== build 56 ==
Design reciprocal_float, start of the top module:
module reciprocal_float(
    input clk, rst,
    input start,
    input [31:0] x,
    output [31:0] out,
    output done, zero_flag
);
    wire loadE, loadM, loadS;
    wire selE, start_cordic;
    wire done_cordic, zero_input;
    reciprocal_float_DP DP (
        .clk(clk),
        .rst(rst),
        .x(x),
        .loadE(loadE),
        .loadM(loadM),
        .loadS(loadS),
        .selE(selE),
        .start_cordic(start_cordic),
        .out(out),
        .done_cordic(done_cordic),
        .zero_flag(zero_input)
    );
    reciprocal_float_CU CU (
        .clk(clk),
        .rst(rst),
        .start(start),
        .done_cordic(done_cordic),
        .zero_input(zero_input),
        .loadE(loadE),
        .loadM(loadM),
        .loadS(loadS),
        .selE(selE),
        .start_cordic(start_cordic),
        .done(done),
        .zero_flag(zero_flag)
    );
endmodule
Settings: LEC_CHECK=0, CAP_MARGIN=20, CORE_MARGIN=2, CORE_UTILIZATION=40, CTS_CLUSTER_SIZE=80, MIN_ROUTING_LAYER=met2, PLACE_DENSITY_LB_ADDON=0.02, SLEW_MARGIN=20; clock period 11.0 ns.
run.sh (not shown) runs the stock make flow with config.mk's settings and CLKGATE_MAP_FILE=.
The flow did not stop early for build 56: all stages ran, and the layout cleared the timing, design-rule and antenna checks.
> inputs changed (build 56 -> build 80)
- setting CTS_CLUSTER_DIAMETER to 22 for the first time
- setting CORE_ASPECT_RATIO to 0.5 for the first time
- removing MIN_ROUTING_LAYER (formerly met2)
- changing CORE_MARGIN from 2 to 6
- removing PLACE_DENSITY_LB_ADDON (formerly 0.02)
- setting TNS_END_PERCENT to 100 for the first time
- changing CTS_CLUSTER_SIZE from 80 to 12
[summary]
- Comparing build 56 against build 80, there is no change at all in synthesis-stage register bit count.
- met3 usage for build 80: 36 points down relative to build 56
- Of the two values seen for most used routing layer, met2 was produced by build 80 and met3 by build 56.
- Diff build 80 and build 56: vias after detailed routing lower in build 80
- In terms of clock insertion delay at the later pin of the skew report, build 56 and build 80 differ only marginally.
- As far as part of the power in the clock network is concerned, build 80 and build 56 perform about the same.
- When build 80 is measured against build 56, its final critical path time including I/O delays and setup turns out 89 ps higher.
- Build 56 has a lower die size than build 80.
- There was hardly any difference in combinational power share between build 56 and build 80.
Inputs modified between build 80 and build 94:
- putting GPL_TIMING_DRIVEN at 0 where nothing was set
- swapping 100 for 35 in TNS_END_PERCENT
- swapping 12 for 11 in CTS_CLUSTER_SIZE
- swapping 22 for 20 in CTS_CLUSTER_DIAMETER
Build 94 went all the way through the flow, and no timing, DRC or antenna check failed.
Build 94 against build 80: post-layout net count went up, routed wire length went up, utilization went up, wire length of the first global-routing pass went up.
Changes in build 37 relative to build 94:
- CTS_CLUSTER_DIAMETER changed from 20 to 25
- ABC_AREA newly set to 1
- GPL_TIMING_DRIVEN removed (was 0)
- CAP_MARGIN changed from 20 to 10
- CTS_CLUSTER_SIZE changed from 11 to 100
Notes after the runs:
- | global-route wire length before repair | build 37 vs build 94 | worse |
- Build 94 reports its destination of the critical timing path as DP.Cordic_core.DP.Y_Reg.parOut[25] while build 37 reports DP.Cordic_core.DP.Z_Reg.parOut[22].
- From build 94 to build 37 the numbers moved as follows: number of logic stages on the critical path including buffering has increased; total placed cells including tap cells has increased.
- Re worst ir drop on vdd: build 37 is 41% up on build 94.

========
reciprocal_float again, from the RTL that the note above started with.
Design reciprocal_float, start of the top module:
module reciprocal_float(
    input clk, rst,
    input start,
    input [31:0] x,
    output [31:0] out,
    output done, zero_flag
);
Settings: LEC_CHECK=0, ABC_AREA=1, CAP_MARGIN=20, CORE_MARGIN=2, CORE_UTILIZATION=72, CTS_CLUSTER_DIAMETER=29, CTS_CLUSTER_SIZE=72, PLACE_DENSITY_LB_ADDON=0.05, SETUP_SLACK_MARGIN=1.58, SLEW_MARGIN=20; clock period 5.56 ns.
The baseline died in 5_1_grt with GRT-0232.
Then changed:
- ABC_AREA: 1 -> unset
- CORE_UTILIZATION: 72 -> 40
- CTS_CLUSTER_DIAMETER: 29 -> unset
- CTS_CLUSTER_SIZE: 72 -> unset
- PLACE_DENSITY_LB_ADDON: 0.05 -> unset
- SETUP_SLACK_MARGIN: 1.58 -> unset
- clock period: 5.56 -> 6.48 ns (I/O delays scaled with it)
Now the flow went through all stages and came out clean.
Synthesized cell count decreases by a quarter to a third.
Die area increases by well over a third.
Area after synthesis decreases by a few percent.
Then changed:
- ABC_AREA: unset -> 1
- CORE_UTILIZATION: 40 -> 72
- clock period: 6.48 -> 6.54 ns (I/O delays scaled with it)
Worst setup slack improved by 0.75 ns.
Worst hold slack stays flat.
Final area is about the same.
Area after synthesis came out higher by about 2.8%.
Via count came out higher by 26%.
Count of clock-buffer cells in the layout came out lower by 1.
Wire length came out higher by about 8%.
Fmax came out higher by about 13%.
Clock skew hardly moves.
Global-route usage came out higher by 17 points.
Critical path depth came out higher by 6.
Then changed:
- ABC_AREA: 1 -> unset
- CORE_UTILIZATION: 72 -> 15
- clock period: 6.54 -> 6.48 ns (I/O delays scaled with it)
After rerunning: Combinational power is lower by 39%; area after synthesis went down by 2.7%; clock-buffer cell count rose by 1.
Then changed:
- CORE_UTILIZATION: 15 -> 40
- clock period: 6.48 -> 3.62 ns (I/O delays scaled with it)
With this change the flow completed, yet does not pass: setup timing.
Utilization came out higher by 45 points.
Setup slack is worse by 2.2 ns.
Worst hold slack is better by 0.011 ns.
Critical path depth stays the same.
Then changed:
- CORE_UTILIZATION: 40 -> 65
- clock period: 3.62 -> 5.14 ns (I/O delays scaled with it)
- The new run produced a layout that fails on setup timing
- power decreases by 37%
- utilization came out higher by 18 points
- hold slack loses 0.020 ns
- clock skew is about the same

========
Starting RTL as in the previous note.
// reciprocal_float
module reciprocal_float(
    input clk, rst,
    input start,
    input [31:0] x,
    output [31:0] out,
    output done, zero_flag
);
make LEC_CHECK=0 CAP_MARGIN=20 CORE_ASPECT_RATIO=0.7 CORE_MARGIN=2 CORE_UTILIZATION=40 GPL_ROUTABILITY_DRIVEN=0 SLEW_MARGIN=20 finish   # period 11.0 ns
Edit:
CORE_ASPECT_RATIO = default   (was 0.7)
CORE_UTILIZATION = 44   (was 40)
GPL_ROUTABILITY_DRIVEN = default   (was 0)
clock period = 6.16 ns   (was 11.0 ns; I/O delays follow)
Result: The changed run went through all stages and came out clean. Wire length drops by 0.94%. Total power climbs by about 70%. Global-route usage climbs by 1.4 points. Sequential cell count stays the same. Hold slack stays flat. Final cell count drops by about 2%.
Edit:
ABC_AREA = 1   (was default)
CORE_UTILIZATION = 72   (was 44)
clock period = 2.0 ns   (was 6.16 ns; I/O delays follow)
With this change the flow ended with an error in detailed placement.
Die size came out lower by well over a third.
Area after synthesis goes up by a few percent.
Synthesized cell count climbs by well over a third.
Edit:
ABC_AREA = default   (was 1)
CORE_UTILIZATION = 39   (was 72)
clock period = 11.9 ns   (was 2.0 ns; I/O delays follow)
The changed run ran to the end with no violations.
Synthesized cell count shrinks by 27%.
Area after synthesis shrinks by 2.7%.
Die area grows by 77%.
Power and IR drop assume default switching activity.
